==> job 3367 <==
==> flow/design.v <==
module fir #(
    parameter TAPS = 32,
    parameter DECIMATION = 8,
    parameter DATA_SIZE = 32,
    parameter [TAPS*DATA_SIZE-1:0] GLOBAL_COEFF = '0,
    parameter UNROLL = 16
) (
    input   logic clock,
    input   logic reset,
    input   logic [DATA_SIZE-1:0] x_in,   
    output   logic x_rd_en,
    input  logic x_empty,
    output  logic y_wr_en,
    input   logic y_out_full,
    output  logic [DATA_SIZE-1:0] y_out 
);
typedef enum logic[2:0] {
    INIT, 
    COMPUTE, 
    WRITE
} state_t;
state_t state, next_state;
logic [0:TAPS-1] [DATA_SIZE-1:0] shift_reg;
logic [0:TAPS-1][DATA_SIZE-1:0] shift_reg_c;
logic [$clog2(DECIMATION)-1:0] decimation_counter, decimation_counter_c;
logic [$clog2(TAPS)-1:0] taps_counter, taps_counter_c;
logic [0:UNROLL-1][DATA_SIZE-1:0] tap_value, tap_value_c;
logic signed [0:UNROLL-1][DATA_SIZE-1:0] product, product_c;
logic [0:UNROLL-1][DATA_SIZE-1:0] y_sum, y_sum_c; 
logic last_cycle, last_cycle_c;
logic [$clog2(TAPS)-1:0] coefficient_counter, coefficient_counter_c;
logic [DATA_SIZE-1:0] total_sum;
logic [0:TAPS-1][DATA_SIZE-1:0] coeff;
assign coeff = GLOBAL_COEFF;
function logic signed [DATA_SIZE-1:0] DEQUANTIZE(logic signed [DATA_SIZE-1:0] val);
    if (val < 0) begin
        DEQUANTIZE = DATA_SIZE'(-(-val >>> 10));
    end else begin
        DEQUANTIZE = DATA_SIZE'(val >>> 10);
    end
endfunction
always_ff @(posedge clock or posedge reset) begin
    if (reset == 1'b1) begin
        state <= INIT;       
        product <= '0;
        last_cycle <= '0;
        coefficient_counter <= '0;
        taps_counter <= '0;        
        decimation_counter <= '0;       
        y_sum <= '0;
        tap_value <= '0;
        shift_reg <= '0;
    end else begin
        taps_counter <= taps_counter_c;
        coefficient_counter <= coefficient_counter_c;
        shift_reg <= shift_reg_c;
        state <= next_state;  
        y_sum <= y_sum_c;
        tap_value <= tap_value_c;
        product <= product_c;
        last_cycle <= last_cycle_c;        
        decimation_counter <= decimation_counter_c;
    end
end
always_comb begin
    next_state = state;
    x_rd_en = 1'b0;
    y_wr_en = 1'b0;
    decimation_counter_c = decimation_counter;
    shift_reg_c = shift_reg;
    taps_counter_c = taps_counter;
    y_sum_c = y_sum;
    tap_value_c = tap_value;
    product_c = product;
    last_cycle_c = last_cycle;
    coefficient_counter_c = coefficient_counter;
    total_sum = '0;
    y_out = '0;
    case(state)
        INIT: begin
            if (x_empty == 1'b0) begin
                x_rd_en = 1'b1;
                shift_reg_c[1:TAPS-1] = shift_reg[0:TAPS-2];
                shift_reg_c[0] = x_in;
                decimation_counter_c = decimation_counter + 1'b1;
                if (decimation_counter == DECIMATION - 1) begin
                    next_state = COMPUTE;
                    for (int i = 0; i < UNROLL; i++) begin
                        tap_value_c[i] = shift_reg_c[i];
                    end  
                    taps_counter_c = taps_counter + UNROLL;
                end else begin
                    next_state = INIT;
                end
            end
        end
        COMPUTE: begin
            if (last_cycle == 1'b0) begin
                for (int i = 0; i < UNROLL; i++) begin 
                    product_c[i] = $signed(tap_value[i]) * $signed(coeff[TAPS-coefficient_counter-i-1]);
                end
                if (taps_counter != UNROLL) begin
                    for (int i = 0; i < UNROLL; i++) begin
                        y_sum_c[i] = $signed(y_sum[i]) + DEQUANTIZE(product[i]);
                    end
                end
                taps_counter_c = taps_counter + UNROLL;
                coefficient_counter_c = coefficient_counter + UNROLL;
                for (int i = 0; i < UNROLL; i++)
                    tap_value_c[i] = shift_reg[taps_counter+i];
                if (taps_counter == 0) begin
                    last_cycle_c = 1'b1;
                end
            end else begin
                for (int i = 0; i < UNROLL; i++) begin
                    y_sum_c[i] = $signed(y_sum[i]) + DEQUANTIZE(product[i]);
                end  
                last_cycle_c = 1'b0;
                next_state = WRITE;
            end            
        end
        WRITE: begin
            if (y_out_full == 1'b0) begin
                y_wr_en = 1'b1;
                total_sum = '0;
                for (int i = 0; i < UNROLL; i++) begin
                    total_sum = $signed(total_sum) + $signed(y_sum[i]);
                end
                y_out = total_sum;
                taps_counter_c = '0;
                coefficient_counter_c = '0;
                decimation_counter_c = '0;
                y_sum_c = '0;
                next_state = INIT;
            end
        end
        default: begin
            next_state = INIT;
            x_rd_en = 1'bx;
            y_wr_en = 1'bx;
            y_out = 'x;
            decimation_counter_c = 'x;
            taps_counter_c = 'x;
            y_sum_c = 'x;
            shift_reg_c = 'x;
            product_c = 'x;
            last_cycle_c = 'x;
            coefficient_counter_c = 'x;
            tap_value_c = 'x;
        end
    endcase
end
endmodule
module fm_lpr_fir (
    input  logic        clock,
    input  logic        reset,
    input  logic [31:0] x_in,
    output logic        x_rd_en,
    input  logic        x_empty,
    output logic [31:0] y_out,
    input  logic        y_out_full,
    output logic        y_wr_en
);
localparam AUDIO_LPR_COEFF_TAPS = 32;
localparam [AUDIO_LPR_COEFF_TAPS*32-1:0] AUDIO_LPR_COEFFS = {
    32'hfffffffd, 32'hfffffffa, 32'hfffffff4, 32'hffffffed, 32'hffffffe5, 32'hffffffdf, 32'hffffffe2, 32'hfffffff3,
    32'h00000015, 32'h0000004e, 32'h0000009b, 32'h000000f9, 32'h0000015d, 32'h000001be, 32'h0000020e, 32'h00000243,
    32'h00000243, 32'h0000020e, 32'h000001be, 32'h0000015d, 32'h000000f9, 32'h0000009b, 32'h0000004e, 32'h00000015,
    32'hfffffff3, 32'hffffffe2, 32'hffffffdf, 32'hffffffe5, 32'hffffffed, 32'hfffffff4, 32'hfffffffa, 32'hfffffffd
};
fir #(
    .TAPS(AUDIO_LPR_COEFF_TAPS),
    .DECIMATION(8),
    .DATA_SIZE(32),
    .GLOBAL_COEFF(AUDIO_LPR_COEFFS),
    .UNROLL(4)
) fir_lpr_inst (
    .clock(clock),
    .reset(reset),
    .x_in(x_in),
    .x_rd_en(x_rd_en),
    .x_empty(x_empty),
    .y_out(y_out),
    .y_out_full(y_out_full),
    .y_wr_en(y_wr_en)
);
endmodule
==> flow/run.sh <==
#!/bin/bash
# the make line also repeats each setting of config.mk as NAME=value (left out here)
make -C /OpenROAD-flow-scripts/flow DESIGN_CONFIG=/design/flow/config.mk WORK_HOME=/design/flow/orfs CLKGATE_MAP_FILE= finish
==> flow/config.mk <==
export PLATFORM = sky130hd
export DESIGN_NAME = fm_lpr_fir
export DESIGN_NICKNAME = fm_lpr_fir
export VERILOG_FILES = /design/flow/design.v
export SDC_FILE = /design/flow/constraint.sdc
export NUM_CORES = 4
export LEC_CHECK = 0
export CAP_MARGIN = 20
export CELL_PAD_IN_SITES_DETAIL_PLACEMENT = 2
export CELL_PAD_IN_SITES_GLOBAL_PLACEMENT = 2
export CORE_ASPECT_RATIO = 1.69
export CORE_MARGIN = 10
export CORE_UTILIZATION = 71
export CTS_CLUSTER_DIAMETER = 167
export GPL_ROUTABILITY_DRIVEN = 1
export GPL_TIMING_DRIVEN = 0
export MAX_ROUTING_LAYER = met4
export MIN_ROUTING_LAYER = met2
export PLACE_DENSITY = 0.37
export SETUP_SLACK_MARGIN = 0.18
export SLEW_MARGIN = 35
==> flow/constraint.sdc <==
create_clock -name core_clock -period 12.0 [get_ports {clock}]
set_input_delay 2.4000 -clock core_clock [delete_from_list [all_inputs] [get_ports {clock}]]
set_output_delay 2.4000 -clock core_clock [all_outputs]
set_load 0.01 [all_outputs]
==> inputs of job 4204, as changes to job 3367 <==
CELL_PAD_IN_SITES_DETAIL_PLACEMENT = unset   (was 2)
CELL_PAD_IN_SITES_GLOBAL_PLACEMENT = unset   (was 2)
CORE_ASPECT_RATIO = unset   (was 1.69)
CORE_MARGIN = 2   (was 10)
CORE_UTILIZATION = 72   (was 71)
CTS_CLUSTER_DIAMETER = 381   (was 167)
GPL_ROUTABILITY_DRIVEN = unset   (was 1)
GPL_TIMING_DRIVEN = unset   (was 0)
MIN_ROUTING_LAYER = unset   (was met2)
PLACE_DENSITY = unset   (was 0.37)
PLACE_DENSITY_LB_ADDON = 0.0   (was unset)
SETUP_SLACK_MARGIN = -0.5   (was 0.18)
SLEW_MARGIN = 20   (was 35)
==> flow/constraint.sdc (replaced) <==
create_clock -name core_clock -period 7.32 [get_ports {clock}]
set_input_delay 1.4640 -clock core_clock [delete_from_list [all_inputs] [get_ports {clock}]]
set_output_delay 1.4640 -clock core_clock [all_outputs]
set_load 0.01 [all_outputs]
==> job_summary.md <==
### Metrics collected by this job

| Metric | Value |
|---|---|
| Die ar. | `about 180000 um^2` |
| Reg2reg end | `fir_lpr_inst.product[95]` |
| Non-Filler Instances | `roughly 17000` |
| Worst-Skew Late Latency | `850 ps` |
| Worst setup margin | `-1540 ps` |
| Outcome | `complete, but fails checks` |
| Rows | `~150` |
| Die boundary height | `425 um` |
| Final setup fails | `84` |
| Failing Checks | `negative setup slack` |
| Die Wd | `approximately 420 um` |
| CP max stage delay | `560 ps` |
| Logic cell area | `between 80000 and 90000 um^2` |
| Fp util | `around 72%` |
Source of the figures above: job 4204

==> job_summary.md <==
### Flow metrics

| Metric | Value |
|---|---|
| Die Wd | `~350 um` |
| Stop stage | `3_1_place_gp_skip_io` |
| Outcome | `did not finish` |
| Fp util | `71.3%` |
| Log Error | `[ERROR GPL-0301] Utilization 121.967 % exceeds 100%.` |
| Die ar. | `between 150000 and 200000 um^2` |
| Ys flop type | `dfrtp_1` |
| Xor/xnor share | `approximately 3.6%` |
| Mapped Nets | `between 15000 and 20000` |
| Number of enable flip-flop cells | `0` |
| Cell taking the most area after synthesis | `dfrtp_1` |
| Yosys top cell by instances | `nand2_1` |
| Rows | `approximately 200` |
Source of the figures above: job 3367

